[flow/config.mk]
export PLATFORM = sky130hd
export DESIGN_NAME = CPU
export DESIGN_NICKNAME = CPU
export VERILOG_FILES = /design/flow/design.v
export SDC_FILE = /design/flow/constraint.sdc
export NUM_CORES = 4
export LEC_CHECK = 0
export CAP_MARGIN = 15
export CORE_MARGIN = 2
export CORE_UTILIZATION = 72
export CTS_CLUSTER_DIAMETER = 360
export CTS_CLUSTER_SIZE = 38
export HOLD_SLACK_MARGIN = 0.29
export PLACE_DENSITY = 0.63
export SETUP_SLACK_MARGIN = 3.94
export SLEW_MARGIN = 20
export TNS_END_PERCENT = 90
[flow/constraint.sdc]
create_clock -name core_clock -period 20.3 [get_ports {clk}]
set_input_delay 4.0600 -clock core_clock [delete_from_list [all_inputs] [get_ports {clk}]]
set_output_delay 4.0600 -clock core_clock [all_outputs]
set_load 0.01 [all_outputs]
[flow/design.v]
module CPU(clk, rst, memoryData, memoryAddress, dataOut, readSignal, writeSignal, AC);
input clk;
input rst;  
input [15:0] memoryData;
reg [3:0] state;
reg [5:0] PC;
reg [10:0] MAR;
reg signed [15:0] MBR;
reg [3:0] opcode;
reg M;
reg [15:0] IR;
reg zeroFlag, overflowFlag, carryFlag, negativeFlag;
output reg readSignal;
output reg writeSignal;
output reg signed [15:0] AC;
output reg [15:0] dataOut; 
output reg [10:0] memoryAddress;
reg signed [15:0] result;
parameter Load = 4'd1, Store = 4'd2, Add = 4'd3, Sub = 4'd4, Mul = 4'd5, Div = 4'd6 , Branch = 4'd7, BRZ = 4'd8;
always @ (posedge clk) begin
	if (rst) begin
	PC <= 0;
	state = 0;
	AC <= 0;
	dataOut <= 0;
	memoryAddress <= 0;
	zeroFlag = 0;
	overflowFlag = 0;
	carryFlag = 0;
	negativeFlag = 0;
	readSignal = 1;
	writeSignal = 0;
	end
	else
	case (state)
		0: begin  
			MAR <= PC;
			state = 1;
		end
		1: begin  
			writeSignal = 0;
			readSignal = 1;
			memoryAddress <= MAR;
			PC <= PC + 1;
			state = 2;
		end
		2:state = 3;  
		3: begin
			MBR <= memoryData;
			state = 4;
		end
		4: begin
			IR <= MBR;
			state = 5;
		end
		5: begin  
			opcode <= IR[15:12];
			M <= IR[11];
			MAR <= IR[10:0];
			state = 6;
		end
		6: begin
				if (opcode == Branch) begin  
					PC <= MAR; 
					state = 0;
				end
				else if (opcode == BRZ) begin  
					if(zeroFlag == 1 && M == 1) begin
						PC <= MAR;
						state = 0;
					end
					else begin
						state = 0;
					end
				end
				else begin
					state = 7;
				end
		end
		7: begin
			if (opcode == Store) begin
				memoryAddress <= MAR;
			end
			state = 8;
		end
		8: begin
			if (opcode == Store) begin  
				writeSignal = 1;
				readSignal = 0;
				dataOut <= AC;
				state = 0;
			end
			else begin
				state = 9;
			end
		end
		9: begin
			writeSignal = 0;
			readSignal = 1;
			if(M == 1) begin
				memoryAddress <= MAR;
			end
			state = 10;
			end
		10: begin
			state = 11;
		end
		11: begin
			if (M == 1) begin
				MBR <= memoryData;
			end
			else if (M == 0) begin
				MBR <= $signed(IR[10:0]);
			end
			state = 12;
		end
		12: begin  
			if (opcode == Load) begin  
				AC <= MBR;
				state = 0;
			end
			else if (opcode != Add && opcode != Sub && opcode != Mul && opcode != Div) begin  
				state = 0;
			end
			else begin
				case(opcode)
				Add :  
					begin
					{carryFlag, result} = AC + MBR;
					zeroFlag = (result==0)? 1:0;
					if(AC[15]==MBR[15]) begin
					  if(MBR[15]==result[15])begin
					  overflowFlag = 0;
					  end
					  else begin
					  overflowFlag = 1;
					  end
					end
					else begin
					overflowFlag = 0;
					end						
					negativeFlag =(result[15]==1)? 1:0;	
					end
				Sub :  
					begin
					{carryFlag, result} = AC - MBR;
					zeroFlag = (result==0)? 1:0;
					if(AC[15]==MBR[15]) begin
					  if(MBR[15]==result[15])begin
					  overflowFlag = 0;
					  end
					  else begin
					  overflowFlag = 1;
					  end
					end
					else begin
					overflowFlag = 0;
					end
					negativeFlag =(result[15]==1)? 1:0;
					end
				Mul :  
					begin
					result = AC * MBR;
					zeroFlag = (result==0)? 1:0;
					if(result > 16'h0FFF || result < 16'hF000) begin
					overflowFlag = 1;
					end
					else begin
						overflowFlag = 0;
					end
					negativeFlag =(result[15]==1)? 1:0;
					end	
				Div :  
					begin
					if (MBR == 0) result = 0;  
					else result = AC / MBR;
					zeroFlag = (result==0)? 1:0;
					negativeFlag =(result[15]==1)? 1:0;
					end						
			endcase  
			AC <= result;
			state = 0;
			end
		end
	endcase
end
endmodule
[flow/run.sh]
#!/bin/bash
# the make line also repeats each setting of config.mk as NAME=value (left out here)
make -C /OpenROAD-flow-scripts/flow DESIGN_CONFIG=/design/flow/config.mk WORK_HOME=/design/flow/orfs CLKGATE_MAP_FILE= finish
==> out/qor.txt, run 1 <==
Num Clock Sinks - 129
Top cells by area - ha_1 15%, edfxtp_1 10%, fa_1 8.5%, dfxtp_1 6.8%, xnor2_1 5.6%
MUX share of area - 4.57%
Clk root buf - clkbuf_16
Yosys Chip Area - 19200 sq um
Register bit total from synthesis - 129
Sequential share of the synthesized area - 16.8%
Top logic family - adder cells
Io pins - 63
Count leader, synth - nand2_1
Post-synth top cells - 243 x nand2_1, 230 x ha_1, 187 x nor2_1, 181 x inv_1, 152 x a21oi_1
CTS Buf Count - 17
Total number of yosys warnings - 1
Top-area cell share - 15.0%
Ys flop type - dfxtp_1
Dpl hpwl - 64200 um
Setup WS pre-CTS - -8140 ps
Post-Syn Area - 19200 sq um
Die X - 167 um
Global placer's final weighted congestion - 1.10
Library cells used by synthesis - 102
GRT overflow - 2303
Starting Density - 73.5%
Total global-route track usage - 101%
Post-Place Cells - 3185
Core area - 26100 sq um
Average cell area after synthesis - 8.11 sq um
Number of enable flip-flop cells - 64
Post-synth top area cell - ha_1
Cells in synth_stat.txt - 2362
# rows - 59
Synthesized instance count - 2362
H-tree depth - 4
Adder Share, Synth - 23.5%
Die Area - 27900 sq um
Port buffer count - 62
Xor+xnor area frac - 8.07%
Exit stage - global routing
Run Error - [ERROR GRT-0116] Global routing finished with congestion. Check the congestion regions in the DRC Viewer.
Post-Synth AOI/OAI Area - 20.5%
Status - did not finish
Die Y - 167 um
Ys async rst share - 0%
Clk buf depth - 2
Floorplan Nets - 2691
Post-Synth Simple-Gate Area - 20.5%
## per-stage QoR
stage	cell area [sq um]	total power (W)	util [%]
after floorplan	20000	0.000314	-
after global placement	24500	0.000339	94.0
after detailed placement	24500	0.000344	94.0
after CTS	25400	0.000658	97.5
## layer usage
layer  overflow  global-route usage, %
met4        483                    111
met2       1694                    129
met5         14                   59.1
met3         59                   81.0
met1         53                   90.4
## repair_timing
item,CTS
hold buffers,0
pin swaps,25
setup endpoints to repair,33
gates resized,54
buffers inserted,15
cloned,0
==> run 2: changes to the inputs <==
Settings changed: ABC_AREA set to 1, CAP_MARGIN 15 to 20, CELL_PAD_IN_SITES_DETAIL_PLACEMENT set to 2, CORE_ASPECT_RATIO set to 1.39, CORE_UTILIZATION 72 to 31, CTS_CLUSTER_DIAMETER 360 to unset, CTS_CLUSTER_SIZE 38 to unset, GPL_ROUTABILITY_DRIVEN set to 1, HOLD_SLACK_MARGIN 0.29 to unset, PLACE_DENSITY 0.63 to 0.72, SETUP_SLACK_MARGIN 3.94 to 5.0, TNS_END_PERCENT 90 to unset.
Clock period 20.3 ns to 47.4 ns, I/O delays scaled along.
==> out/qor.txt, run 2 <==
Status - did not finish
Exit stage - global routing
Run Error - [ERROR GRT-0116] Global routing finished with congestion. Check the congestion regions in the DRC Viewer.
Post-synth top area cell - ha_1
GRT overflow - 760
Register bit total from synthesis - 129
Post-synth top cells - 719 x nand2_1, 483 x inv_1, 230 x ha_1, 182 x nor2_1, 159 x a21oi_1
Core area - 60900 sq um
# rows - 107
Xor+xnor area frac - 6.17%
Total number of yosys warnings - 1
Global placer's final weighted congestion - 0.944
H-tree depth - 4
CTS Buf Count - 17
Die X - 214 um
Die Y - 296 um
Total global-route track usage - 71.4%
Port buffer count - 62
Post-Synth AOI/OAI Area - 13.9%
Clk root buf - clkbuf_16
Hold buffer count at cts - 0
Clk buf depth - 2
Top cells by area - ha_1 15%, nand2_1 14%, edfxtp_1 10%, inv_1 9.5%, fa_1 8.5%
Count leader, synth - nand2_1
Cells in synth_stat.txt - 2829
Average cell area after synthesis - 6.72 sq um
Post-Synth Simple-Gate Area - 27.1%
Post-Syn Area - 19000 sq um
Sequential share of the synthesized area - 17.0%
Die Area - 63400 sq um
Yosys Chip Area - 19000 sq um
Top logic family - simple AND/OR/NAND/NOR gates
Top-area cell share - 15.1%
MUX share of area - 0%
Number of enable flip-flop cells - 64
Post-CTS setup buffer count - 0
Io pins - 63
Library cells used by synthesis - 63
Starting Density - 31.2%
Num Clock Sinks - 129
Synthesized instance count - 2829
Ys flop type - dfxtp_1
Adder Share, Synth - 23.7%
Dpl hpwl - 113000 um
Ys async rst share - 0%
Floorplan Nets - 3158
## run 2: stage by stage
stage	util (%)	power (W)	setup slack, ps	instance area, sq um	std cells
after floorplan	-	0.000134	20130	19000	2829
after global placement	33.6	0.000142	14970	20500	3653
after detailed placement	33.7	0.000147	5090	20500	3653
after CTS	34.6	0.000289	5110	21100	3685
## run 2: what timing repair did
action,CTS
pin swaps,0
gates resized,2
setup endpoints to repair,20
## run 2: layer usage
layer | track usage, % | overflow
met5 | 45.4 | 13
met4 | 67.6 | 206
met3 | 59.0 | 41
met2 | 89.3 | 455
met1 | 68.4 | 45
==> run 3: changes to the inputs <==
Settings changed: ABC_AREA 1 to unset, CELL_PAD_IN_SITES_DETAIL_PLACEMENT 2 to unset, CORE_ASPECT_RATIO 1.39 to unset, CORE_UTILIZATION 31 to 72, CTS_CLUSTER_DIAMETER set to 212, CTS_CLUSTER_SIZE set to 10, GPL_ROUTABILITY_DRIVEN 1 to unset, PLACE_DENSITY 0.72 to 0.6, SETUP_SLACK_MARGIN 5.0 to 2.54, SLEW_MARGIN 20 to 40.
Clock period 47.4 ns to 8.53 ns, I/O delays scaled along.
==> out/qor.txt, run 3 <==
Status - did not finish
Exit stage - clock tree synthesis
Run Error - [ERROR DPL-0038] Utilization greater than 100%, impossible to legalize
Post-Syn Area - 19200 sq um
MUX share of area - 4.57%
Library cells used by synthesis - 102
Floorplan Nets - 2691
Sequential share of the synthesized area - 16.8%
Adder Share, Synth - 23.5%
Die Y - 167 um
Xor+xnor area frac - 8.07%
Global placer's final weighted congestion - 1.08
Post-Synth AOI/OAI Area - 20.5%
Post-synth top cells - 243 x nand2_1, 230 x ha_1, 187 x nor2_1, 181 x inv_1, 152 x a21oi_1
Cells in synth_stat.txt - 2362
Number of enable flip-flop cells - 64
Average cell area after synthesis - 8.11 sq um
Post-Place Cells - 3206
Yosys Chip Area - 19200 sq um
Top logic family - adder cells
Ys async rst share - 0%
Post-synth top area cell - ha_1
Top-area cell share - 15.0%
Io pins - 63
Top cells by area - ha_1 15%, edfxtp_1 10%, fa_1 8.5%, dfxtp_1 6.8%, xnor2_1 5.6%
Port buffer count - 62
Die Area - 27900 sq um
Die X - 167 um
Count leader, synth - nand2_1
Core area - 26100 sq um
Synthesized instance count - 2362
Dpl hpwl - 64000 um
Post-Synth Simple-Gate Area - 20.5%
# rows - 59
Register bit total from synthesis - 129
Total number of yosys warnings - 1
Ys flop type - dfxtp_1
Starting Density - 73.5%
[run 3: per-stage QoR]
stage | setup slack, ps | setup TNS (ps) | power (W) | instance area [sq um]
after detailed placement | -19850 | -645930 | 0.000819 | 24700
after global placement | -17740 | -575920 | 0.000808 | 24600
after floorplan | -18510 | -602510 | 0.000748 | 20000
==> run 4: changes to the inputs <==
Settings changed: ABC_AREA set to 1, CTS_CLUSTER_DIAMETER 212 to unset, CTS_CLUSTER_SIZE 10 to unset, SETUP_SLACK_MARGIN 2.54 to unset, SLEW_MARGIN 40 to 20.
Clock period 8.53 ns to 37.3 ns, I/O delays scaled along.
==> out/qor.txt, run 4 <==
Tool Warnings - 45
MUX share of area - 0%
Buffers & Inverters on Critical Path - 34
H-tree depth - 4
Max Clock Skew - 9.80 ps
Adder Share, Synth - 23.7%
Ys flop type - dfxtp_1
Die X - 166 um
Crit path max-delay family - simple AND/OR/NAND/NOR gates
Count leader, synth - nand2_1
WL final - 60200 um
# diodes - 0
# fillers - 1930
Crit path capture type - flip-flop
Dpl hpwl - 46200 um
Setup crit end - AC[10]$_SDFFE_PP0P_
Overall power - 0.000337 W
Min-Delay Path Class - reg -> reg
CP arrival - 33840 ps
Worst hold path depth - 2
Initial antenna violation count - 0
Top-area cell share - 15.1%
Setup WS pre-CTS - 4220 ps
WHS Endpoint - state[11]$_DFF_P_
Least-Margin Pin Slew - 1020 ps
Worst-path clk slew - 60 ps
CTS Buf Count - 17
Total number of yosys warnings - 1
Psw - 0.0000900 W
Most used cell, CP - nand2_1
Post-Synth Simple-Gate Area - 27.1%
R2r worst-path depth - 232
CP Launch Type - flip-flop
Crit share post-route - 89.8%
Setup ws final - 3810 ps
Pin count of the biggest net entering global routing - 40
Worst reg2reg endpoint - AC[10]$_SDFFE_PP0P_
Initial DRT Pass Iterations - 9
# DRC - 0
Clock Latency Late Sink - 430 ps
Power Clock - 0.000159 W
Library cells used by synthesis - 63
Final hold slack - 408 ps
Core area - 26000 sq um
Slowest-stage cell, CP - nand2_1
FF-to-FF setup slack - 3810 ps
Reg-to-Reg Start - AC[0]$_SDFFE_PP0P_
Largest Pwr Group - the clock network
Slew Viols, Final - 0
Storage cell area - 3220 sq um
Internal - 0.000247 W
Yosys Chip Area - 19000 sq um
Setup-failing EPs final - 0
Start point of the worst hold path - state[5]$_DFF_P_
Syn-to-layout area delta - 7.25%
Cells in synth_stat.txt - 2829
Port buffer count - 62
Vias in the first global route - 19500
Number of enable flip-flop cells - 64
Top logic family - simple AND/OR/NAND/NOR gates
RSZ-0062 raised after global routing - no
Clk pwr share - 47.2%
Xor+xnor area frac - 6.17%
Post-CTS setup buffer count - 0
Fmax - 29.9 MHz
Drt wl/cell - 18.8 um
Floorplan Nets - 3158
Clk buf depth - 2
Maximum VDD drop - 0.0434 mV
Ys async rst share - 0%
Global placer's final weighted congestion - 1.04
CP startpoint - AC[0]$_SDFFE_PP0P_
Total global-route track usage - 43.0%
Average cell area after synthesis - 6.72 sq um
Leak pwr - 11.3 nW
Starting Density - 73.2%
Num Clock Sinks - 129
Initial detailed-routing violation count - 2029
Post-Synth AOI/OAI Area - 13.9%
Clk root buf - clkbuf_16
Reg power frac - 45.1%
Final nets - 3176
Worst-path maximum fanout - 27
Power share of the combinational group - 7.7%
Routed Antenna Nets - 0
PD cells - 16.5 nW/um^2
Period minus WS final - 33490 ps
Post-Syn Area - 19000 sq um
P_comb - 0.0000261 W
Post-synth top area cell - ha_1
Die Y - 166 um
CTS tree - done
Switching share of total power - 26.7%
Logic area - 13500 sq um
Ratio of routed vias to standard cells - 6.14
Slew margin rel. - 32.1%
Die Area - 27700 sq um
Max-cap violations - 0
Status - finished clean
Sequential share of the synthesized area - 17.0%
Synthesized instance count - 2829
Io pins - 63
Critical path depth in cells - 232
Max stage delay on crit path - 420 ps
CP Class - reg -> reg
Post-synth top cells - 719 x nand2_1, 483 x inv_1, 230 x ha_1, 182 x nor2_1, 159 x a21oi_1
First-pass GRT wire length - 96700 um
Setup TNS - 0 ps
Worst path required time - 37640 ps
# rows - 59
Register bit total from synthesis - 129
Power Sequential - 0.000152 W
Via count - 19600
GRT overflow - 0
Final Core Density - 78.5%
Top cells by area - ha_1 15%, nand2_1 14%, edfxtp_1 10%, inv_1 9.5%, fa_1 8.5%
Final hold violations - 0
## run 4: area by class of cell
class	instances	share of cell area, %
Clock inverter	14	0.607
Inverter	506	9.31
Tap cell	335	2.06
Clock buffer	18	2.10
Timing Repair Buffer	88	4.00
Sequential cell	129	15.8
Multi-Input combinational cell	2105	66.1
## run 4: per-stage QoR
step	cell area, sq um	instances
after CTS	20400	3195
after detailed placement	19800	3163
after global placement	19800	3163
final	20400	3195
after global routing	20400	3195
after floorplan	19000	2829
## run 4: layer usage
layer | track usage [%] | up-vias | wire length (um)
li1 | - | 9107 | -
met1 | 50.2 | 8942 | 21700
met2 | 73.3 | 1207 | 28100
met3 | 7.91 | 363 | 5900
met4 | 26.8 | 0 | 4470
met5 | 0 | - | 0
## run 4: timing repair
item,4_1_cts,5_1_grt
endpoints found under the setup margin,0,21
endpoints found under the hold margin,0,0
resized,0,2
hold buffers,0,0
==> run 5: changes to the inputs <==
Settings changed: ABC_AREA 1 to unset, CAP_MARGIN 20 to 15, CORE_UTILIZATION 72 to 70, CTS_CLUSTER_DIAMETER set to 360, CTS_CLUSTER_SIZE set to 38.
Clock period 37.3 ns to 21.5 ns, I/O delays scaled along.
==> out/qor.txt, run 5 <==
Die X - 169 um
Library cells used by synthesis - 102
Count leader, synth - nand2_1
Cells in synth_stat.txt - 2362
Average cell area after synthesis - 8.11 sq um
Die Y - 169 um
Run Error - [ERROR DPL-0038] Utilization greater than 100%, impossible to legalize
Core area - 26900 sq um
Synthesized instance count - 2362
Number of enable flip-flop cells - 64
Sequential share of the synthesized area - 16.8%
Ys flop type - dfxtp_1
Adder Share, Synth - 23.5%
Top logic family - adder cells
Post-synth top area cell - ha_1
Post-Synth Simple-Gate Area - 20.5%
Post-synth top cells - 243 x nand2_1, 230 x ha_1, 187 x nor2_1, 181 x inv_1, 152 x a21oi_1
Post-Syn Area - 19200 sq um
Exit stage - clock tree synthesis
Dpl hpwl - 58600 um
Status - did not finish
Floorplan Nets - 2691
Placed Area - 24500 sq um
Global placer's final weighted congestion - 1.05
Starting Density - 71.3%
# rows - 60
Register bit total from synthesis - 129
Yosys Chip Area - 19200 sq um
MUX share of area - 4.57%
Top cells by area - ha_1 15%, edfxtp_1 10%, fa_1 8.5%, dfxtp_1 6.8%, xnor2_1 5.6%
Port buffer count - 62
Ys async rst share - 0%
Io pins - 63
Top-area cell share - 15.0%
Post-Synth AOI/OAI Area - 20.5%
Die Area - 28700 sq um
Xor+xnor area frac - 8.07%
Total number of yosys warnings - 1
-- run 5: through the flow --
step,power (W),cells,hold slack (ps),worst slack (ps)
after detailed placement,0.000324,3193,414,-6380
after global placement,0.000320,3193,403,-4910
after floorplan,0.000297,2362,400,-5530
==> run 6: changes to the inputs <==
Settings changed: CAP_MARGIN 15 to 20, CORE_UTILIZATION 70 to 34, CTS_CLUSTER_DIAMETER 360 to unset, CTS_CLUSTER_SIZE 38 to unset.
Clock period 21.5 ns to 65.9 ns, I/O delays scaled along.
==> out/qor.txt, run 6 <==
Status - finished clean
Max Clock Skew - 16.3 ps
Die X - 241 um
Post-CTS setup buffer count - 0
GRT overflow - 0
Least-Margin Pin Slew - 1210 ps
Worst reg2reg endpoint - AC[12]$_SDFFE_PP0P_
Via count - 18100
CP startpoint - MBR[4]$_DFFE_PP_
MUX share of area - 4.57%
Clock Latency Late Sink - 430 ps
Tool Warnings - 42
Power Clock - 0.0000993 W
CTS Buf Count - 17
Initial antenna violation count - 1
Post-Syn Area - 19200 sq um
Clk pwr share - 49.7%
Worst hold path depth - 0
Setup TNS - 0 ps
Largest Pwr Group - the clock network
Num Clock Sinks - 129
Crit path capture type - flip-flop
Top-area cell share - 15.0%
Fmax - 27.1 MHz
Die Y - 241 um
Setup-failing EPs final - 0
Crit share post-route - 56.1%
Reg-to-Reg Start - MBR[4]$_DFFE_PP_
Total number of yosys warnings - 1
Dpl hpwl - 51400 um
# diodes - 0
Buffers & Inverters on Critical Path - 8
Adder Share, Synth - 23.5%
CTS tree - done
Routed Antenna Nets - 0
Internal - 0.000148 W
Pin count of the biggest net entering global routing - 61
H-tree depth - 4
Worst-path clk slew - 70 ps
Period minus WS final - 36970 ps
Critical path depth in cells - 125
Count leader, synth - nand2_1
Final Non-Filler Cells - 3154
Initial detailed-routing violation count - 1563
Crit path max-delay family - AND-OR/OR-AND gates
R2r worst-path depth - 125
Max-cap violations - 0
Drt wl/cell - 21.5 um
Top cells by area - ha_1 15%, edfxtp_1 10%, fa_1 8.5%, dfxtp_1 6.8%, xnor2_1 5.6%
Number of enable flip-flop cells - 64
Port buffer count - 62
Clk buf depth - 2
Power Sequential - 0.0000856 W
Maximum VDD drop - 0.0182 mV
Syn-to-layout area delta - 11.3%
Yosys Chip Area - 19200 sq um
WHS Endpoint - opcode[1]$_DFFE_PP_
Initial DRT Pass Iterations - 6
WL final - 67900 um
# fillers - 5694
Ys async rst share - 0%
Clk root buf - clkbuf_16
Leak pwr - 9.47 nW
Switching share of total power - 25.7%
CP Launch Type - flip-flop
RSZ-0062 raised after global routing - no
Max stage delay on crit path - 760 ps
Io pins - 63
Top logic family - adder cells
Register bit total from synthesis - 129
Final nets - 2714
Slowest-stage cell, CP - o311ai_0
P_comb - 0.0000148 W
Ratio of routed vias to standard cells - 5.73
Core area - 56100 sq um
Power share of the combinational group - 7.4%
Worst path required time - 66240 ps
Cells in synth_stat.txt - 2362
Sequential share of the synthesized area - 16.8%
Hold buffer count at cts - 0
Setup crit end - AC[12]$_SDFFE_PP0P_
First-pass GRT wire length - 102000 um
Final hold violations - 0
Average cell area after synthesis - 8.11 sq um
FF-to-FF setup slack - 28930 ps
Psw - 0.0000513 W
Most used cell, CP - ha_1
Xor+xnor area frac - 8.07%
Slew Viols, Final - 0
CP Class - reg -> reg
Start point of the worst hold path - IR[13]$_DFFE_PP_
Post-cts repair resize count - 0
Reg power frac - 42.9%
PD cells - 9.36 nW/um^2
Floorplan Nets - 2691
Storage cell area - 3220 sq um
Post-synth top area cell - ha_1
Ys flop type - dfxtp_1
# DRC - 0
Library cells used by synthesis - 102
Synthesized instance count - 2362
Die Area - 58300 sq um
Post-synth top cells - 243 x nand2_1, 230 x ha_1, 187 x nor2_1, 181 x inv_1, 152 x a21oi_1
Slew margin rel. - 18.9%
Min-Delay Path Class - reg -> reg
Post-Synth AOI/OAI Area - 20.5%
Worst-path maximum fanout - 20
Total global-route track usage - 22.9%
Post-Synth Simple-Gate Area - 20.5%
# rows - 87
Global placer's final weighted congestion - 0.965
Vias in the first global route - 17700
CP arrival - 37310 ps
Logic area - 14800 sq um
Starting Density - 34.2%
Post-Place Cells - 3122
-- run 6: layout make-up --
| type | instances | area share [%] |
|---|---|---|
| well taps | 756 | 4.44 |
| clock buffers | 17 | 1.99 |
| inverters | 183 | 3.22 |
| clock inverters | 15 | 0.874 |
| multi-input cells | 1939 | 69.6 |
| flip-flops and latches | 129 | 15.1 |
| repair buffers | 115 | 4.75 |
-- run 6: stage by stage --
step	hold WS [ps]	utilization (%)	power, W	cell area (sq um)	setup WS, ps
2_1_floorplan	400	-	0.0000961	19200	33840
3_3_place_gp	403	36.9	0.000102	20700	30660
3_5_place_dp	405	36.9	0.000102	20700	29500
4_1_cts	419	38.0	0.000200	21300	29390
5_1_grt	431	38.0	0.000205	21300	26420
6_report	418	38.0	0.000200	21300	28930
-- run 6: metal layers --
layer	track usage (%)	wire [um]
met3	3.44	4460
met5	0	0
met1	28.9	28500
met2	38.8	32100
met4	10.0	2860
==> run 7: changes to the inputs <==
Settings changed: ABC_AREA set to 1, CAP_MARGIN 20 to 10, CORE_ASPECT_RATIO set to 0.95, CORE_UTILIZATION 34 to 70, CTS_CLUSTER_DIAMETER set to 44, CTS_CLUSTER_SIZE set to 22, MAX_ROUTING_LAYER set to met4, PLACE_DENSITY 0.6 to unset, SETUP_SLACK_MARGIN set to -1.86, SLEW_MARGIN 20 to 10.
Clock period 65.9 ns to 25.8 ns, I/O delays scaled along.
==> out/qor.txt, run 7 <==
Status - did not finish
Exit stage - global routing
Run Error - [ERROR DPL-0038] Utilization greater than 100%, impossible to legalize
Yosys Chip Area - 19000 sq um
Library cells used by synthesis - 63
Global placer's final weighted congestion - 1.04
Post-Synth Simple-Gate Area - 27.1%
Top cells by area - ha_1 15%, nand2_1 14%, edfxtp_1 10%, inv_1 9.5%, fa_1 8.5%
Clk buf depth - 2
Ys flop type - dfxtp_1
Die Area - 28500 sq um
Post-Syn Area - 19000 sq um
Io pins - 63
H-tree depth - 4
Post-synth top cells - 719 x nand2_1, 483 x inv_1, 230 x ha_1, 182 x nor2_1, 159 x a21oi_1
Die Y - 165 um
Top logic family - simple AND/OR/NAND/NOR gates
Setup WS pre-CTS - -2340 ps
Register bit total from synthesis - 129
Top-area cell share - 15.1%
Sequential share of the synthesized area - 17.0%
Total number of yosys warnings - 1
Num Clock Sinks - 129
Cells in synth_stat.txt - 2829
Post-synth top area cell - ha_1
CTS Buf Count - 17
Clk root buf - clkbuf_16
Count leader, synth - nand2_1
Number of enable flip-flop cells - 64
Xor+xnor area frac - 6.17%
Port buffer count - 62
Core area - 26600 sq um
Adder Share, Synth - 23.7%
Starting Density - 71.6%
Synthesized instance count - 2829
Floorplan Nets - 3158
Die X - 173 um
Average cell area after synthesis - 6.72 sq um
Dpl hpwl - 54200 um
# rows - 58
Ys async rst share - 0%
MUX share of area - 0%
Post-Synth AOI/OAI Area - 13.9%
==> run 7: what timing repair did <==
action	in CTS
hold buffers	0
endpoints found under the setup margin	32
hold endpoints to repair	0
buffers inserted	6
resized	29
pin swaps	3
==> run 7: through the flow <==
| step | hold slack (ps) | TNS, ps | power, W | std cells | area (sq um) |
|---|---|---|---|---|---|
| 4_1_cts | 426 | -53230 | 0.000527 | 3702 | 24200 |
| 3_5_place_dp | 411 | -69260 | 0.000269 | 3665 | 23500 |
| 3_3_place_gp | 404 | -14340 | 0.000267 | 3665 | 23500 |
| 2_1_floorplan | 388 | -40520 | 0.000247 | 2829 | 19000 |
==> run 8: changes to the inputs <==
Settings changed: ABC_AREA 1 to 0, CAP_MARGIN 10 to 5, CELL_PAD_IN_SITES_DETAIL_PLACEMENT set to 2, CELL_PAD_IN_SITES_GLOBAL_PLACEMENT set to 1, CORE_ASPECT_RATIO 0.95 to 0.52, CORE_MARGIN 2 to 5, CORE_UTILIZATION 70 to 50, CTS_CLUSTER_DIAMETER 44 to 252, CTS_CLUSTER_SIZE 22 to 25, GPL_ROUTABILITY_DRIVEN set to 1, GPL_TIMING_DRIVEN set to 0, HOLD_SLACK_MARGIN set to -0.05, MAX_ROUTING_LAYER met4 to met5, MIN_ROUTING_LAYER set to met2, PLACE_DENSITY_LB_ADDON set to 0.06, SETUP_SLACK_MARGIN -1.86 to unset, TNS_END_PERCENT set to 80.
Clock period 25.8 ns to 35.8 ns, I/O delays scaled along.
==> out/qor.txt, run 8 <==
Status - did not finish
Exit stage - detailed placement
Run Error - [ERROR DPL-0033] detailed placement checks failed during check placement.
Register bit total from synthesis - 129
Synthesized instance count - 2362
Adder Share, Synth - 23.5%
MUX share of area - 4.57%
Number of enable flip-flop cells - 64
Starting Density - 51.0%
Die Area - 42500 sq um
Sequential share of the synthesized area - 16.8%
Global placer's final weighted congestion - 1.14
Post-Synth AOI/OAI Area - 20.5%
# rows - 51
Top-area cell share - 15.0%
Cells in synth_stat.txt - 2362
Top logic family - adder cells
Die Y - 151 um
Yosys Chip Area - 19200 sq um
Ys flop type - dfxtp_1
Post-synth top area cell - ha_1
Average cell area after synthesis - 8.11 sq um
Io pins - 63
Floorplan Nets - 2691
Total number of yosys warnings - 1
Port buffer count - 62
Library cells used by synthesis - 102
Post-Synth Simple-Gate Area - 20.5%
Xor+xnor area frac - 8.07%
Die X - 281 um
Post-synth top cells - 243 x nand2_1, 230 x ha_1, 187 x nor2_1, 181 x inv_1, 152 x a21oi_1
Core area - 37600 sq um
Ys async rst share - 0%
Count leader, synth - nand2_1
Top cells by area - ha_1 15%, edfxtp_1 10%, fa_1 8.5%, dfxtp_1 6.8%, xnor2_1 5.6%
Post-Syn Area - 19200 sq um
==> run 8: metrics by stage <==
| stage | hold WS [ps] | TNS, ps | cells |
|---|---|---|---|
| global placement | 401 | -260720 | 2927 |
| floorplan | 400 | 0 | 2362 |
==> run 9: changes to the inputs <==
Settings changed: ABC_AREA 0 to unset, CAP_MARGIN 5 to 20, CELL_PAD_IN_SITES_DETAIL_PLACEMENT 2 to unset, CELL_PAD_IN_SITES_GLOBAL_PLACEMENT 1 to unset, CORE_ASPECT_RATIO 0.52 to unset, CORE_MARGIN 5 to 2, CORE_UTILIZATION 50 to 65, CTS_CLUSTER_DIAMETER 252 to 43, CTS_CLUSTER_SIZE 25 to unset, GPL_ROUTABILITY_DRIVEN 1 to unset, GPL_TIMING_DRIVEN 0 to unset, HOLD_SLACK_MARGIN -0.05 to unset, MAX_ROUTING_LAYER met5 to met4, MIN_ROUTING_LAYER met2 to unset, PLACE_DENSITY set to 0.6, PLACE_DENSITY_LB_ADDON 0.06 to unset, SLEW_MARGIN 10 to 20, TNS_END_PERCENT 80 to unset.
Clock period 35.8 ns to 24.0 ns, I/O delays scaled along.
==> out/qor.txt, run 9 <==
Status - did not finish
Exit stage - global routing
Run Error - [ERROR GRT-0232] Routing congestion too high. Check the congestion heatmap in the GUI.
Post-synth top area cell - ha_1
Post-Syn Area - 19200 sq um
Top cells by area - ha_1 15%, edfxtp_1 10%, fa_1 8.5%, dfxtp_1 6.8%, xnor2_1 5.6%
CTS Buf Count - 17
Post-Synth AOI/OAI Area - 20.5%
Top-area cell share - 15.0%
Setup WS pre-CTS - -3870 ps
Adder Share, Synth - 23.5%
Post-Synth Simple-Gate Area - 20.5%
Library cells used by synthesis - 102
Number of enable flip-flop cells - 64
Clk buf depth - 2
Ys flop type - dfxtp_1
Post-synth top cells - 243 x nand2_1, 230 x ha_1, 187 x nor2_1, 181 x inv_1, 152 x a21oi_1
Post-Place Cells - 3226
MUX share of area - 4.57%
Xor+xnor area frac - 8.07%
Core area - 28900 sq um
GRT overflow - 639
Count leader, synth - nand2_1
Num Clock Sinks - 129
Die X - 176 um
Sequential share of the synthesized area - 16.8%
Die Y - 176 um
Die Area - 30900 sq um
Top logic family - adder cells
Total global-route track usage - 87.9%
Io pins - 63
Global placer's final weighted congestion - 1.06
Yosys Chip Area - 19200 sq um
Cells in synth_stat.txt - 2362
Total number of yosys warnings - 1
Floorplan Nets - 2691
# rows - 62
Port buffer count - 62
Dpl hpwl - 56900 um
Register bit total from synthesis - 129
Synthesized instance count - 2362
Starting Density - 66.4%
Clk root buf - clkbuf_16
Ys async rst share - 0%
Hold buffer count at cts - 0
Average cell area after synthesis - 8.11 sq um
H-tree depth - 4
## run 9: metal layers
layer	overflow	global-route usage, %
met5	-	-
met4	170	91.7
met3	24	70.9
met2	427	104
met1	18	83.8
## run 9: metrics by stage
step / hold slack (ps) / utilization [%] / area, sq um
CTS: 436 / 91.0 / 26300
floorplan: 400 / - / 20000
detailed placement: 415 / 84.9 / 24500
global placement: 402 / 84.9 / 24500
## run 9: timing repair
action | CTS
setup buffers | 59
gates cloned | 2
pin swaps | 115
gates resized | 133
endpoints found under the setup margin | 33
==> run 10: changes to the inputs <==
Settings changed: ABC_AREA set to 1, CAP_MARGIN 20 to 10, CORE_ASPECT_RATIO set to 0.95, CORE_UTILIZATION 65 to 72, CTS_CLUSTER_DIAMETER 43 to 44, CTS_CLUSTER_SIZE set to 24, PLACE_DENSITY 0.6 to unset, PLACE_DENSITY_LB_ADDON set to 0.19, SETUP_SLACK_MARGIN set to 5.0, SLEW_MARGIN 20 to 10.
Clock period 24.0 ns to 31.4 ns, I/O delays scaled along.
==> out/qor.txt, run 10 <==
Total global-route track usage - 121%
Total number of yosys warnings - 1
Die Y - 162 um
Count leader, synth - nand2_1
Top-area cell share - 15.1%
Num Clock Sinks - 129
Yosys Chip Area - 19000 sq um
Average cell area after synthesis - 6.72 sq um
Library cells used by synthesis - 63
Die X - 171 um
Die Area - 27700 sq um
Ys async rst share - 0%
Post-Synth Simple-Gate Area - 27.1%
Clk root buf - clkbuf_16
Synthesized instance count - 2829
Adder Share, Synth - 23.7%
# rows - 57
Post-Synth AOI/OAI Area - 13.9%
GRT overflow - 4834
Core area - 25700 sq um
Floorplan Nets - 3158
Post-Syn Area - 19000 sq um
Ys flop type - dfxtp_1
Cells in synth_stat.txt - 2829
Io pins - 63
Register bit total from synthesis - 129
Hold buffer count at cts - 0
Clk buf depth - 2
Port buffer count - 62
Global placer's final weighted congestion - 1.06
MUX share of area - 0%
H-tree depth - 4
Post-synth top cells - 719 x nand2_1, 483 x inv_1, 230 x ha_1, 182 x nor2_1, 159 x a21oi_1
Status - did not finish
Xor+xnor area frac - 6.17%
Post-synth top area cell - ha_1
Exit stage - global routing
Sequential share of the synthesized area - 17.0%
Top cells by area - ha_1 15%, nand2_1 14%, edfxtp_1 10%, inv_1 9.5%, fa_1 8.5%
Starting Density - 73.8%
CTS Buf Count - 17
Run Error - [ERROR GRT-0232] Routing congestion too high. Check the congestion heatmap in the GUI.
Number of enable flip-flop cells - 64
Dpl hpwl - 48400 um
Top logic family - simple AND/OR/NAND/NOR gates
## run 10: layer usage
| metal | GRT overflow | global-route usage (%) |
|---|---|---|
| met5 | - | - |
| met2 | 4056 | 174 |
| met1 | 109 | 95.9 |
| met4 | 547 | 118 |
| met3 | 122 | 90.0 |
## run 10: metrics by stage
step	setup WS, ps	hold WS [ps]	area (sq um)	std cells	total power (W)
CTS	5020	413	23000	3402	0.000422
detailed placement	-762	399	19900	3191	0.000214
global placement	668	397	19900	3191	0.000213
floorplan	5020	388	19000	2829	0.000203
## run 10: timing repair
item | CTS
hold endpoints to repair | 0
setup buffers | 174
cloned | 5
pin swaps | 131
setup endpoints to repair | 33
gates resized | 268
==> run 11: changes to the inputs <==
Settings changed: ABC_AREA 1 to unset, CAP_MARGIN 10 to 20, CORE_ASPECT_RATIO 0.95 to 0.74, CORE_MARGIN 2 to 8, CORE_UTILIZATION 72 to 44, CTS_CLUSTER_DIAMETER 44 to unset, CTS_CLUSTER_SIZE 24 to 15, GPL_ROUTABILITY_DRIVEN set to 0, GPL_TIMING_DRIVEN set to 1, PLACE_DENSITY set to 0.6, PLACE_DENSITY_LB_ADDON 0.19 to unset, SETUP_SLACK_MARGIN 5.0 to unset, SLEW_MARGIN 10 to 15.
Clock period 31.4 ns to 42.0 ns, I/O delays scaled along.
==> out/qor.txt, run 11 <==
Io pins - 63
Maximum VDD drop - 0.0264 mV
Start point of the worst hold path - IR[11]$_DFFE_PP_
CP Launch Type - flip-flop
Setup TNS - 0 ps
Power share of the combinational group - 7.5%
Yosys Chip Area - 19200 sq um
Worst reg2reg endpoint - AC[12]$_SDFFE_PP0P_
Ys flop type - dfxtp_1
Routed Antenna Nets - 0
Post-synth top cells - 243 x nand2_1, 230 x ha_1, 187 x nor2_1, 181 x inv_1, 152 x a21oi_1
Slowest-stage cell, CP - nor4_4
Tool Warnings - 42
Internal - 0.000227 W
Ys async rst share - 0%
Post-Place Cells - 2937
Critical path depth in cells - 126
Switching share of total power - 26.5%
CTS tree - done
Xor+xnor area frac - 8.07%
Register bit total from synthesis - 129
Die Area - 50500 sq um
Period minus WS final - 37410 ps
RSZ-0062 raised after global routing - no
Worst path required time - 42340 ps
Post-Synth AOI/OAI Area - 20.5%
Post-cts repair resize count - 0
R2r worst-path depth - 126
GRT overflow - 0
PD cells - 14.7 nW/um^2
Total number of yosys warnings - 1
Dpl hpwl - 51200 um
Die Y - 195 um
Crit path capture type - flip-flop
Slew Viols, Final - 0
Final hold violations - 0
FF-to-FF setup slack - 4590 ps
Average cell area after synthesis - 8.11 sq um
First-pass GRT wire length - 103000 um
Reg-to-Reg Start - MBR[2]$_DFFE_PP_
Post-synth top area cell - ha_1
Top sig layer - met4
Metal-1 WL - 31400 um
Num Clock Sinks - 129
Max stage delay on crit path - 860 ps
Top cells by area - ha_1 15%, edfxtp_1 10%, fa_1 8.5%, dfxtp_1 6.8%, xnor2_1 5.6%
CP Class - reg -> reg
CP arrival - 37740 ps
Pin count of the biggest net entering global routing - 61
Most used cell, CP - ha_1
Crit share post-route - 89.1%
Crit path max-delay family - AND-OR/OR-AND gates
Syn-to-layout area delta - 9.95%
Sequential share of the synthesized area - 16.8%
Routed wl met3 - 7490 um
Post-Synth Simple-Gate Area - 20.5%
Buffers & Inverters on Critical Path - 5
Port buffer count - 62
WL final - 66300 um
# DRC - 0
Adder Share, Synth - 23.5%
# rows - 65
Psw - 0.0000820 W
Reg power frac - 43.4%
Ratio of routed vias to standard cells - 6.20
Post-Syn Area - 19200 sq um
Max-cap violations - 0
Top logic family - adder cells
Initial detailed-routing violation count - 2230
CP startpoint - MBR[2]$_DFFE_PP_
Min-Delay Path Class - reg -> reg
Fmax - 26.7 MHz
Starting Density - 44.8%
WHS Endpoint - M$_DFFE_PP_
Worst-path maximum fanout - 29
MUX share of area - 4.57%
Synthesized instance count - 2362
Drt wl/cell - 22.3 um
Worst hold path depth - 0
Clk pwr share - 49.1%
Worst-path clk slew - 70 ps
Clk buf depth - 2
Status - finished clean
Final nets - 2716
Via count - 18400
Initial DRT Pass Iterations - 9
Initial antenna violation count - 0
CTS Buf Count - 17
Slew margin rel. - 20.6%
Setup-failing EPs final - 0
Leak pwr - 9.47 nW
P_comb - 0.0000231 W
H-tree depth - 4
Library cells used by synthesis - 102
Least-Margin Pin Slew - 1180 ps
Max Clock Skew - 12.6 ps
Power Sequential - 0.000134 W
Clock Latency Late Sink - 430 ps
Setup crit end - AC[12]$_SDFFE_PP0P_
Routed met2 length - 26000 um
# fillers - 4188
Cells in synth_stat.txt - 2362
Core area - 42800 sq um
# diodes - 0
Vias in the first global route - 17400
Clk root buf - clkbuf_16
Floorplan Nets - 2691
Largest Pwr Group - the clock network
Count leader, synth - nand2_1
Total global-route track usage - 26.3%
Final Non-Filler Cells - 2969
Hold buffer count at cts - 0
Die X - 259 um
Post-CTS setup buffer count - 0
Power Clock - 0.000152 W
Number of enable flip-flop cells - 64
Top-area cell share - 15.0%
## run 11: stage by stage
| stage | hold WS [ps] | total power (W) | setup slack [ps] | instance area, sq um | util [%] |
|---|---|---|---|---|---|
| after floorplan | 400 | 0.000151 | 9940 | 19200 | - |
| after global placement | 402 | 0.000159 | 6590 | 20500 | 47.9 |
| after detailed placement | 413 | 0.000159 | 5320 | 20500 | 47.9 |
| after CTS | 428 | 0.000310 | 5140 | 21100 | 49.2 |
| after global routing | 439 | 0.000318 | 1620 | 21100 | 49.2 |
| final | 424 | 0.000309 | 4590 | 21100 | 49.2 |
## run 11: cell type report
cell class / instances / area (sq um) / share of cell area, %
clock inverters: 12 / 105 / 0.499
well taps: 569 / 712 / 3.38
flip-flops and latches: 129 / 3220 / 15.3
multi-input cells: 1939 / 14800 / 70.4
inverters: 183 / 687 / 3.26
repair buffers: 117 / 1030 / 4.88
clock buffers: 20 / 479 / 2.28
## run 11: routing by layer
layer  up-vias  GRT usage, %
li1       8496             -
met1      8883          38.6
met2       909          36.0
met3       127          6.63
met4         0          4.78
met5         -             -
==> run 12: changes to the inputs <==
Settings changed: CORE_ASPECT_RATIO 0.74 to unset, CORE_MARGIN 8 to 2, CORE_UTILIZATION 44 to 40, CTS_CLUSTER_SIZE 15 to unset, GPL_ROUTABILITY_DRIVEN 0 to unset, GPL_TIMING_DRIVEN 1 to unset, MAX_ROUTING_LAYER met4 to unset, SLEW_MARGIN 15 to 20.
Clock period 42.0 ns to 54.7 ns, I/O delays scaled along.
==> out/qor.txt, run 12 <==
Setup-failing EPs final - 0
Post-cts repair resize count - 0
Setup TNS - 0 ps
Via count - 18200
Yosys Chip Area - 19200 sq um
Least-Margin Pin Slew - 955 ps
CTS tree - done
Internal - 0.000175 W
Ratio of routed vias to standard cells - 6.03
CP startpoint - MBR[3]$_DFFE_PP_
Post-synth top area cell - ha_1
Average cell area after synthesis - 8.11 sq um
Global placer's final weighted congestion - 0.962
Worst reg2reg endpoint - AC[12]$_SDFFE_PP0P_
Power Clock - 0.000117 W
First-pass GRT wire length - 102000 um
Adder Share, Synth - 23.5%
Reg-to-Reg Start - MBR[3]$_DFFE_PP_
Library cells used by synthesis - 102
Vias in the first global route - 18000
Register bit total from synthesis - 129
Largest Pwr Group - the clock network
Max stage delay on crit path - 850 ps
MUX share of area - 4.57%
Slew margin rel. - 35.7%
Floorplan Nets - 2691
Routed Antenna Nets - 0
Leak pwr - 9.48 nW
RSZ-0062 raised after global routing - no
Top cells by area - ha_1 15%, edfxtp_1 10%, fa_1 8.5%, dfxtp_1 6.8%, xnor2_1 5.6%
Critical path depth in cells - 127
Worst-path maximum fanout - 18
Io pins - 63
Initial detailed-routing violation count - 1417
Syn-to-layout area delta - 10.5%
Tool Warnings - 42
Slowest-stage cell, CP - nor4_2
Total number of yosys warnings - 1
Post-synth top cells - 243 x nand2_1, 230 x ha_1, 187 x nor2_1, 181 x inv_1, 152 x a21oi_1
Worst hold path depth - 0
Drt wl/cell - 21.8 um
WHS Endpoint - opcode[0]$_DFFE_PP_
Power share of the combinational group - 7.4%
Max-cap violations - 0
Worst path required time - 55040 ps
FF-to-FF setup slack - 17400 ps
Hold buffer count at cts - 0
P_comb - 0.0000176 W
Crit path capture type - flip-flop
Power Sequential - 0.000103 W
Post-Synth AOI/OAI Area - 20.5%
Die X - 223 um
Period minus WS final - 37300 ps
Switching share of total power - 26.5%
Count leader, synth - nand2_1
Core area - 47500 sq um
Final hold violations - 0
Top logic family - adder cells
Sequential share of the synthesized area - 16.8%
CP Launch Type - flip-flop
Synthesized instance count - 2362
Setup WS pre-CTS - 18210 ps
Max Clock Skew - 16.7 ps
R2r worst-path depth - 127
Clk root buf - clkbuf_16
Post-Synth Simple-Gate Area - 20.5%
GRT overflow - 0
Xor+xnor area frac - 8.07%
Initial DRT Pass Iterations - 6
Setup crit end - AC[12]$_SDFFE_PP0P_
Initial antenna violation count - 0
Clk buf depth - 2
Worst-path clk slew - 70 ps
Post-CTS setup buffer count - 0
Post-Syn Area - 19200 sq um
Cells in synth_stat.txt - 2362
Crit share post-route - 68.2%
Crit path max-delay family - AND-OR/OR-AND gates
Setup ws final - 17400 ps
Min-Delay Path Class - reg -> reg
Num Clock Sinks - 129
WL final - 65600 um
Starting Density - 40.3%
Fmax - 26.8 MHz
Dpl hpwl - 50300 um
Maximum VDD drop - 0.0214 mV
Start point of the worst hold path - IR[12]$_DFFE_PP_
Psw - 0.0000630 W
# diodes - 0
Reg power frac - 43.3%
Die Y - 223 um
Final nets - 2716
Clock Latency Late Sink - 440 ps
# rows - 80
Ys flop type - dfxtp_1
# DRC - 0
Status - finished clean
CP arrival - 37640 ps
Pin count of the biggest net entering global routing - 61
H-tree depth - 4
Top-area cell share - 15.0%
PD cells - 11.2 nW/um^2
CTS Buf Count - 17
Die Area - 49700 sq um
Slew Viols, Final - 0
Clk pwr share - 49.3%
Port buffer count - 62
Ys async rst share - 0%
Overall power - 0.000238 W
Most used cell, CP - ha_1
Buffers & Inverters on Critical Path - 8
Number of enable flip-flop cells - 64
CP Class - reg -> reg
Total global-route track usage - 26.2%
[run 12: routing by layer]
layer / up-vias / global-route usage (%) / routed length [um]
met5: - / 0 / 0
met4: 0 / 9.24 / 2210
li1: 8485 / - / -
met1: 8845 / 34.5 / 28200
met2: 681 / 43.8 / 30900
met3: 156 / 3.46 / 4220
[run 12: layout make-up]
class	instances	area (sq um)
Clock buffer	17	425
Clock inverter	15	190
Fill cell	4658	26400
Inverter	183	687
Multi-Input combinational cell	1939	14800
Sequential cell	129	3220
Tap cell	615	769
Timing Repair Buffer	117	1030
[run 12: per-stage QoR]
| step | std cells | utilization [%] | hold WS (ps) | instance area [sq um] |
|---|---|---|---|---|
| 2_1_floorplan | 2362 | - | 400 | 19200 |
| 3_3_place_gp | 2983 | 43.2 | 405 | 20500 |
| 3_5_place_dp | 2983 | 43.2 | 410 | 20500 |
| 4_1_cts | 3015 | 44.5 | 421 | 21200 |
| 5_1_grt | 3015 | 44.5 | 439 | 21200 |
| 6_report | 3015 | 44.5 | 419 | 21200 |
==> run 13: changes to the inputs <==
Settings changed: CORE_UTILIZATION 40 to 24.
Clock period 54.7 ns to 58.2 ns, I/O delays scaled along.
==> out/qor.txt, run 13 <==
Status - finished clean
Ys flop type - dfxtp_1
Setup crit end - AC[12]$_SDFFE_PP0P_
Post-synth top area cell - ha_1
Vias in the first global route - 17100
Worst hold path depth - 0
Power share of the combinational group - 7.4%
Initial DRT Pass Iterations - 7
Post-Synth Simple-Gate Area - 20.5%
Count leader, synth - nand2_1
Global placer's final weighted congestion - 0.961
WHS Endpoint - opcode[2]$_DFFE_PP_
Dpl hpwl - 49300 um
Clk buf depth - 2
Final nets - 2718
Initial antenna violation count - 0
Synthesized instance count - 2362
Post-synth top cells - 243 x nand2_1, 230 x ha_1, 187 x nor2_1, 181 x inv_1, 152 x a21oi_1
Worst path required time - 58520 ps
Clk root buf - clkbuf_16
Syn-to-layout area delta - 13.2%
Library cells used by synthesis - 102
Worst reg2reg endpoint - AC[12]$_SDFFE_PP0P_
Post-Syn Area - 19200 sq um
FF-to-FF setup slack - 21310 ps
R2r worst-path depth - 126
Start point of the worst hold path - IR[14]$_DFFE_PP_
Crit share post-route - 63.4%
Starting Density - 24.2%
Die Y - 287 um
Reg-to-Reg Start - MBR[1]$_DFFE_PP_
Yosys Chip Area - 19200 sq um
Ratio of routed vias to standard cells - 5.20
First-pass GRT wire length - 100000 um
Num Clock Sinks - 129
Register bit total from synthesis - 129
CTS tree - done
Routed Antenna Nets - 0
Leak pwr - 9.48 nW
Min-Delay Path Class - reg -> reg
RSZ-0062 raised after global routing - no
Clk pwr share - 49.6%
Die X - 287 um
Final hold violations - 0
Maximum VDD drop - 0.0227 mV
Xor+xnor area frac - 8.07%
Floorplan Nets - 2691
Largest Pwr Group - the clock network
CP Class - reg -> reg
Post-cts repair resize count - 0
Power Clock - 0.000111 W
Psw - 0.0000610 W
Switching share of total power - 27.1%
Worst-path maximum fanout - 29
Crit path max-delay family - AND-OR/OR-AND gates
Setup-failing EPs final - 0
Placed Area - 21100 sq um
Top logic family - adder cells
Fmax - 27.1 MHz
Pin count of the biggest net entering global routing - 61
PD cells - 10.4 nW/um^2
Setup TNS - 0 ps
Period minus WS final - 36890 ps
Average cell area after synthesis - 8.11 sq um
CP Launch Type - flip-flop
Setup ws final - 21310 ps
Most used cell, CP - ha_1
Post-Synth AOI/OAI Area - 20.5%
Slew Viols, Final - 0
Crit path capture type - flip-flop
Least-Margin Pin Slew - 1030 ps
Adder Share, Synth - 23.5%
# DRC - 0
Power Sequential - 0.0000967 W
Max-cap violations - 0
Post-CTS setup buffer count - 0
Initial detailed-routing violation count - 1654
Clock Latency Late Sink - 430 ps
Drt wl/cell - 19.0 um
Critical path depth in cells - 126
Setup WS pre-CTS - 21790 ps
MUX share of area - 4.57%
Final hold slack - 416 ps
Via count - 17900
Ys async rst share - 0%
Slowest-stage cell, CP - nor4_2
GRT overflow - 0
Total global-route track usage - 15.5%
Port buffer count - 62
Total number of yosys warnings - 1
WL final - 65800 um
Slew margin rel. - 30.4%
Reg power frac - 43.0%
H-tree depth - 4
Buffers & Inverters on Critical Path - 5
P_comb - 0.0000166 W
CP startpoint - MBR[1]$_DFFE_PP_
Max Clock Skew - 26.0 ps
Finished Cell Area - 21700 sq um
Internal - 0.000164 W
Hold buffer count at cts - 0
Top cells by area - ha_1 15%, edfxtp_1 10%, fa_1 8.5%, dfxtp_1 6.8%, xnor2_1 5.6%
Tool Warnings - 42
Core area - 79000 sq um
Max stage delay on crit path - 900 ps
Number of enable flip-flop cells - 64
# diodes - 0
Worst-path clk slew - 70 ps
CTS Buf Count - 17
CP arrival - 37210 ps
Top-area cell share - 15.0%
Final Core Density - 27.4%
Io pins - 63
Cells in synth_stat.txt - 2362
Die Area - 82100 sq um
Sequential share of the synthesized area - 16.8%
# rows - 103
-- run 13: layout make-up --
class	instances	area [sq um]
Fill cell	8508	57300
Multi-Input combinational cell	1939	14800
Sequential cell	129	3220
Tap cell	1050	1310
Timing Repair Buffer	119	1040
Inverter	183	687
Clock buffer	17	425
Clock inverter	15	168
-- run 13: per-layer routing --
metal / wire length, um / vias up / part of all wire [%] / global-route usage, %
met3: 3820 / 97 / 5.8 / 1.45
met5: 0 / - / 0 / 0
met1: 29400 / 8674 / 45 / 21.2
li1: - / 8503 / - / -
met2: 31000 / 667 / 47 / 26.1
met4: 1600 / 0 / 2.4 / 4.20
-- run 13: stage by stage --
step	cells	power, W
finish	3452	0.000225
global placement	3419	0.000115
floorplan	2362	0.000109
detailed placement	3419	0.000115
CTS	3451	0.000225
global route	3452	0.000231
==> run 14: changes to the inputs <==
Settings changed: ABC_AREA set to 1, CORE_UTILIZATION 24 to 66, CTS_CLUSTER_SIZE set to 71.
Clock period 58.2 ns to 25.2 ns, I/O delays scaled along.
==> out/qor.txt, run 14 <==
Status - did not finish
Synthesized instance count - 2829
Dpl hpwl - 52300 um
Die Y - 174 um
Io pins - 63
Top logic family - simple AND/OR/NAND/NOR gates
Cells in synth_stat.txt - 2829
Library cells used by synthesis - 63
Starting Density - 66.6%
Port buffer count - 62
Sequential share of the synthesized area - 17.0%
Yosys Chip Area - 19000 sq um
Placed Area - 23800 sq um
Post-synth top cells - 719 x nand2_1, 483 x inv_1, 230 x ha_1, 182 x nor2_1, 159 x a21oi_1
Global placer's final weighted congestion - 1.06
MUX share of area - 0%
H-tree depth - 4
Clk root buf - clkbuf_16
Ys flop type - dfxtp_1
Total number of yosys warnings - 1
Post-Synth Simple-Gate Area - 27.1%
Core area - 28500 sq um
Top-area cell share - 15.1%
Run Error - [ERROR DPL-0038] Utilization greater than 100%, impossible to legalize
Ys async rst share - 0%
CTS Buf Count - 17
Post-synth top area cell - ha_1
Xor+xnor area frac - 6.17%
Hold buffer count at cts - 0
Number of enable flip-flop cells - 64
Die X - 174 um
Num Clock Sinks - 129
Post-Syn Area - 19000 sq um
Average cell area after synthesis - 6.72 sq um
Post-Synth AOI/OAI Area - 13.9%
Floorplan Nets - 3158
Register bit total from synthesis - 129
Exit stage - global routing
Clk buf depth - 2
Count leader, synth - nand2_1
Top cells by area - ha_1 15%, nand2_1 14%, edfxtp_1 10%, inv_1 9.5%, fa_1 8.5%
# rows - 62
Adder Share, Synth - 23.7%
Die Area - 30200 sq um
==> run 14: stage by stage <==
stage / total power (W) / hold WS (ps) / setup WS, ps / cells / utilization (%)
after floorplan: 0.000254 / 388 / -67.9 / 2829 / -
after global placement: 0.000273 / 395 / -657 / 3676 / 83.3
after detailed placement: 0.000275 / 408 / -1870 / 3676 / 83.3
after CTS: 0.000522 / 423 / -703 / 3898 / 92.8
==> run 14: what timing repair did <==
action | 4_1_cts
endpoints found under the setup margin | 33
buffers inserted | 188
pin swaps | 168
gates cloned | 4
gates resized | 175
==> run 15: changes to the inputs <==
Settings changed: CORE_UTILIZATION 66 to 59, CTS_CLUSTER_DIAMETER set to 340, CTS_CLUSTER_SIZE 71 to 99.
Clock period 25.2 ns to 33.5 ns, I/O delays scaled along.
==> out/qor.txt, run 15 <==
Slowest-stage cell, CP - dfxtp_1
GRT overflow - 0
Xor+xnor area frac - 6.17%
Post-Syn Area - 19000 sq um
Fmax - 32.8 MHz
Drt wl/cell - 18.5 um
Library cells used by synthesis - 63
First-pass GRT wire length - 95800 um
Setup crit end - AC[12]$_SDFFE_PP0P_
MUX share of area - 0%
Setup-failing EPs final - 0
Dpl hpwl - 47200 um
Synthesized instance count - 2829
Post-Synth AOI/OAI Area - 13.9%
Power share of the combinational group - 7.8%
Max stage delay on crit path - 880 ps
Top-area cell share - 15.1%
Pin count of the biggest net entering global routing - 40
Routed Antenna Nets - 0
Initial DRT Pass Iterations - 6
Crit path max-delay family - simple AND/OR/NAND/NOR gates
Die Area - 33700 sq um
CP startpoint - AC[10]$_SDFFE_PP0P_
Cells in synth_stat.txt - 2829
FF-to-FF setup slack - 2990 ps
Port buffer count - 62
Min-Delay Path Class - reg -> reg
Initial detailed-routing violation count - 1537
Final nets - 3207
Post-Synth Simple-Gate Area - 27.1%
Ys async rst share - 0%
Reg-to-Reg Start - AC[10]$_SDFFE_PP0P_
Power Clock - 0.000183 W
Start point of the worst hold path - state[5]$_DFF_P_
Worst hold path depth - 2
Placed Area - 19900 sq um
Reg power frac - 44.3%
Clk buf depth - 2
Period minus WS final - 30510 ps
CTS Buf Count - 17
P_comb - 0.0000296 W
WL final - 60800 um
Leak pwr - 11.6 nW
Internal - 0.000286 W
Power Sequential - 0.000169 W
# rows - 65
Total number of yosys warnings - 1
Top logic family - simple AND/OR/NAND/NOR gates
Crit path capture type - flip-flop
# diodes - 0
CTS tree - done
Psw - 0.0000947 W
CP arrival - 30860 ps
Floorplan Nets - 3158
WHS Endpoint - state[11]$_DFF_P_
Post-synth top area cell - ha_1
Overall power - 0.000381 W
PD cells - 18.2 nW/um^2
Top cells by area - ha_1 15%, nand2_1 14%, edfxtp_1 10%, inv_1 9.5%, fa_1 8.5%
Via count - 18900
Clk pwr share - 47.9%
Status - finished clean
Vias in the first global route - 18400
Max-cap violations - 0
Hold buffer count at cts - 0
Finished Cell Area - 21000 sq um
Ratio of routed vias to standard cells - 5.74
Number of enable flip-flop cells - 64
Crit share post-route - 91.1%
Count leader, synth - nand2_1
Die X - 184 um
Slew Viols, Final - 0
Syn-to-layout area delta - 10.3%
Ys flop type - dfxtp_1
Switching share of total power - 24.9%
CP Launch Type - flip-flop
Worst reg2reg endpoint - AC[12]$_SDFFE_PP0P_
Post-synth top cells - 719 x nand2_1, 483 x inv_1, 230 x ha_1, 182 x nor2_1, 159 x a21oi_1
Clock Latency Late Sink - 420 ps
Total global-route track usage - 36.0%
Initial antenna violation count - 0
Slew margin rel. - 32.0%
Maximum VDD drop - 0.0428 mV
Sequential share of the synthesized area - 17.0%
# DRC - 0
Worst-path clk slew - 60 ps
Critical path depth in cells - 227
Least-Margin Pin Slew - 1020 ps
Io pins - 63
Worst path required time - 33840 ps
Max Clock Skew - 9.45 ps
Adder Share, Synth - 23.7%
Final hold violations - 0
Die Y - 184 um
Global placer's final weighted congestion - 0.997
Starting Density - 60.1%
H-tree depth - 4
Core area - 31600 sq um
R2r worst-path depth - 227
Largest Pwr Group - the clock network
Most used cell, CP - nand2_1
Tool Warnings - 44
Worst-path maximum fanout - 24
Clk root buf - clkbuf_16
Yosys Chip Area - 19000 sq um
Average cell area after synthesis - 6.72 sq um
Num Clock Sinks - 129
Register bit total from synthesis - 129
CP Class - reg -> reg
Buffers & Inverters on Critical Path - 28
[run 15: repair_timing]
item	in CTS	in global routing
gates resized	0	58
endpoints found under the setup margin	0	33
buffers inserted	0	29
[run 15: cell type report]
type,count,area (sq um)
Timing Repair Buffer,117,1050
Clock buffer,19,454
Fill cell,2902,10700
Clock inverter,13,125
Tap cell,402,503
Inverter,506,1950
Sequential cell,129,3230
Multi-Input combinational cell,2107,13700
[run 15: routing by layer]
metal  up-vias  track usage (%)  share of wire, %
li1       9162                -                 -
met1      8786             44.2                40
met2       755             62.8                48
met3       196             4.85               7.0
met4         0             16.4               4.7
met5         -                0                 0
[run 15: stage by stage]
| stage | TNS, ps | util, % | hold slack, ps | std cells | setup WS (ps) |
|---|---|---|---|---|---|
| 2_1_floorplan | 0 | - | 388 | 2829 | 6230 |
| 3_3_place_gp | 0 | 63.0 | 390 | 3230 | 1540 |
| 3_5_place_dp | 0 | 63.0 | 407 | 3230 | 525 |
| 4_1_cts | 0 | 64.8 | 416 | 3262 | 359 |
| 5_1_grt | -757 | 66.3 | 421 | 3293 | -148 |
| 6_report | 0 | 66.3 | 412 | 3293 | 2990 |
==> run 16: changes to the inputs <==
Settings changed: CAP_MARGIN 20 to 10, CORE_ASPECT_RATIO set to 0.95, CORE_MARGIN 2 to 5, CORE_UTILIZATION 59 to 63, CTS_CLUSTER_DIAMETER 340 to 187, CTS_CLUSTER_SIZE 99 to 95, MAX_ROUTING_LAYER set to met4, PLACE_DENSITY 0.6 to 0.89, SETUP_SLACK_MARGIN set to 5.0, SLEW_MARGIN 20 to 10, TNS_END_PERCENT set to 5.
Clock period 33.5 ns to 35.8 ns, I/O delays scaled along.
==> out/qor.txt, run 16 <==
Status - finished clean
Reg-to-Reg Start - MBR[0]$_DFFE_PP_
WL final - 64100 um
Post-synth top cells - 719 x nand2_1, 483 x inv_1, 230 x ha_1, 182 x nor2_1, 159 x a21oi_1
Crit path max-delay family - simple AND/OR/NAND/NOR gates
Storage cell area - 3220 sq um
Average cell area after synthesis - 6.72 sq um
Fmax - 34.5 MHz
GR Layer Usage met2 - 61.5%
Clock Latency Late Sink - 430 ps
H-tree depth - 4
# DRC - 0
Setup crit end - AC[9]$_SDFFE_PP0P_
Maximum VDD drop - 0.0319 mV
CTS Buf Count - 17
Post-Synth AOI/OAI Area - 13.9%
Number of enable flip-flop cells - 64
Worst hold path depth - 0
Least-Margin Pin Slew - 1170 ps
Critical path depth in cells - 225
Post-synth top area cell - ha_1
# diodes - 0
Synthesized instance count - 2829
# rows - 62
Met3 Use GR - 5.10%
Tool Warnings - 42
Min-Delay Path Class - reg -> reg
Worst-path maximum fanout - 18
Setup-failing EPs final - 0
Register bit total from synthesis - 129
Global placer's final weighted congestion - 1.04
Power Sequential - 0.000158 W
Start point of the worst hold path - IR[15]$_DFFE_PP_
GRT overflow - 0
Dpl hpwl - 47100 um
Xor+xnor area frac - 6.17%
Most used cell, CP - nand2_1
Die Y - 179 um
Via count - 19900
Total global-route track usage - 36.8%
Internal - 0.000269 W
Reg power frac - 43.9%
Vias in the first global route - 18900
Die Area - 33800 sq um
Top cells by area - ha_1 15%, nand2_1 14%, edfxtp_1 10%, inv_1 9.5%, fa_1 8.5%
Pin count of the biggest net entering global routing - 40
Setup TNS - 0 ps
MUX share of area - 0%
Hold buffer count at cts - 0
Sequential share of the synthesized area - 17.0%
Cells in synth_stat.txt - 2829
# fillers - 2356
R2r worst-path depth - 225
Ys flop type - dfxtp_1
Max stage delay on crit path - 450 ps
Post-Syn Area - 19000 sq um
Top logic family - simple AND/OR/NAND/NOR gates
Switching share of total power - 25.4%
Core area - 30000 sq um
Yosys Chip Area - 19000 sq um
FF-to-FF setup slack - 6830 ps
Grt met1 use - 44.6%
Crit path capture type - flip-flop
RSZ-0062 raised after global routing - no
Final Core Density - 73.1%
CP Launch Type - flip-flop
Buffers & Inverters on Critical Path - 31
P_comb - 0.0000297 W
Adder Share, Synth - 23.7%
Period minus WS final - 28970 ps
Total number of yosys warnings - 1
Ys async rst share - 0%
PD cells - 16.4 nW/um^2
Num Clock Sinks - 129
Max-cap violations - 0
Leak pwr - 12.0 nW
Psw - 0.0000915 W
Worst reg2reg endpoint - AC[9]$_SDFFE_PP0P_
Drt wl/cell - 19.1 um
Ratio of routed vias to standard cells - 5.95
Grt peak-use layer - met2
Power Clock - 0.000172 W
Final hold violations - 0
Io pins - 63
WHS Endpoint - opcode[3]$_DFFE_PP_
Library cells used by synthesis - 63
Starting Density - 63.3%
Initial antenna violation count - 0
Initial DRT Pass Iterations - 8
Count leader, synth - nand2_1
Worst-path clk slew - 60 ps
Port buffer count - 62
Clk buf depth - 2
CP startpoint - MBR[0]$_DFFE_PP_
Max Clock Skew - 15.5 ps
Power share of the combinational group - 8.2%
Post-Synth Simple-Gate Area - 27.1%
Top-area cell share - 15.1%
CP Class - reg -> reg
Slew margin rel. - 22.1%
Logic area - 14100 sq um
Clk pwr share - 47.9%
Initial detailed-routing violation count - 2166
First-pass GRT wire length - 96900 um
Clk root buf - clkbuf_16
Crit share post-route - 80.9%
Largest Pwr Group - the clock network
CP arrival - 29260 ps
Syn-to-layout area delta - 15.5%
CTS tree - done
Worst path required time - 36090 ps
Slowest-stage cell, CP - edfxtp_1
Final nets - 3281
Slew Viols, Final - 0
Die X - 188 um
Floorplan Nets - 3158
Routed Antenna Nets - 0
[run 16: what timing repair did]
item | in CTS | in global routing
gates resized | 36 | 130
setup buffers | 8 | 82
pin swaps | 2 | 54
endpoints found under the setup margin | 33 | 33
cloned | 2 | 9
[run 16: area by class of cell]
| cell class | count | area share [%] |
|---|---|---|
| clock buffer | 19 | 2.07 |
| inverter | 506 | 8.94 |
| multi-input combinational | 2115 | 64.2 |
| sequential | 129 | 14.7 |
| timing repair buffer | 183 | 7.31 |
| clock inverter | 13 | 0.564 |
| tap | 384 | 2.19 |
[run 16: through the flow]
stage	instance area (sq um)	cells	power, W	setup slack (ps)	hold WS [ps]
floorplan	19000	2829	0.000178	8530	388
global placement	19900	3216	0.000187	3510	399
detailed placement	19900	3216	0.000188	2080	408
CTS	20700	3258	0.000355	5010	423
global route	22000	3349	0.000369	4500	440
finish	22000	3349	0.000360	6830	422
[run 16: layer usage]
layer	routed length, um	part of all wire (%)
met5	0	0
met4	3520	5.5
met3	6230	9.7
met2	29800	47
met1	24500	38
No activity file was given, so power comes from the tool's default toggle rates.
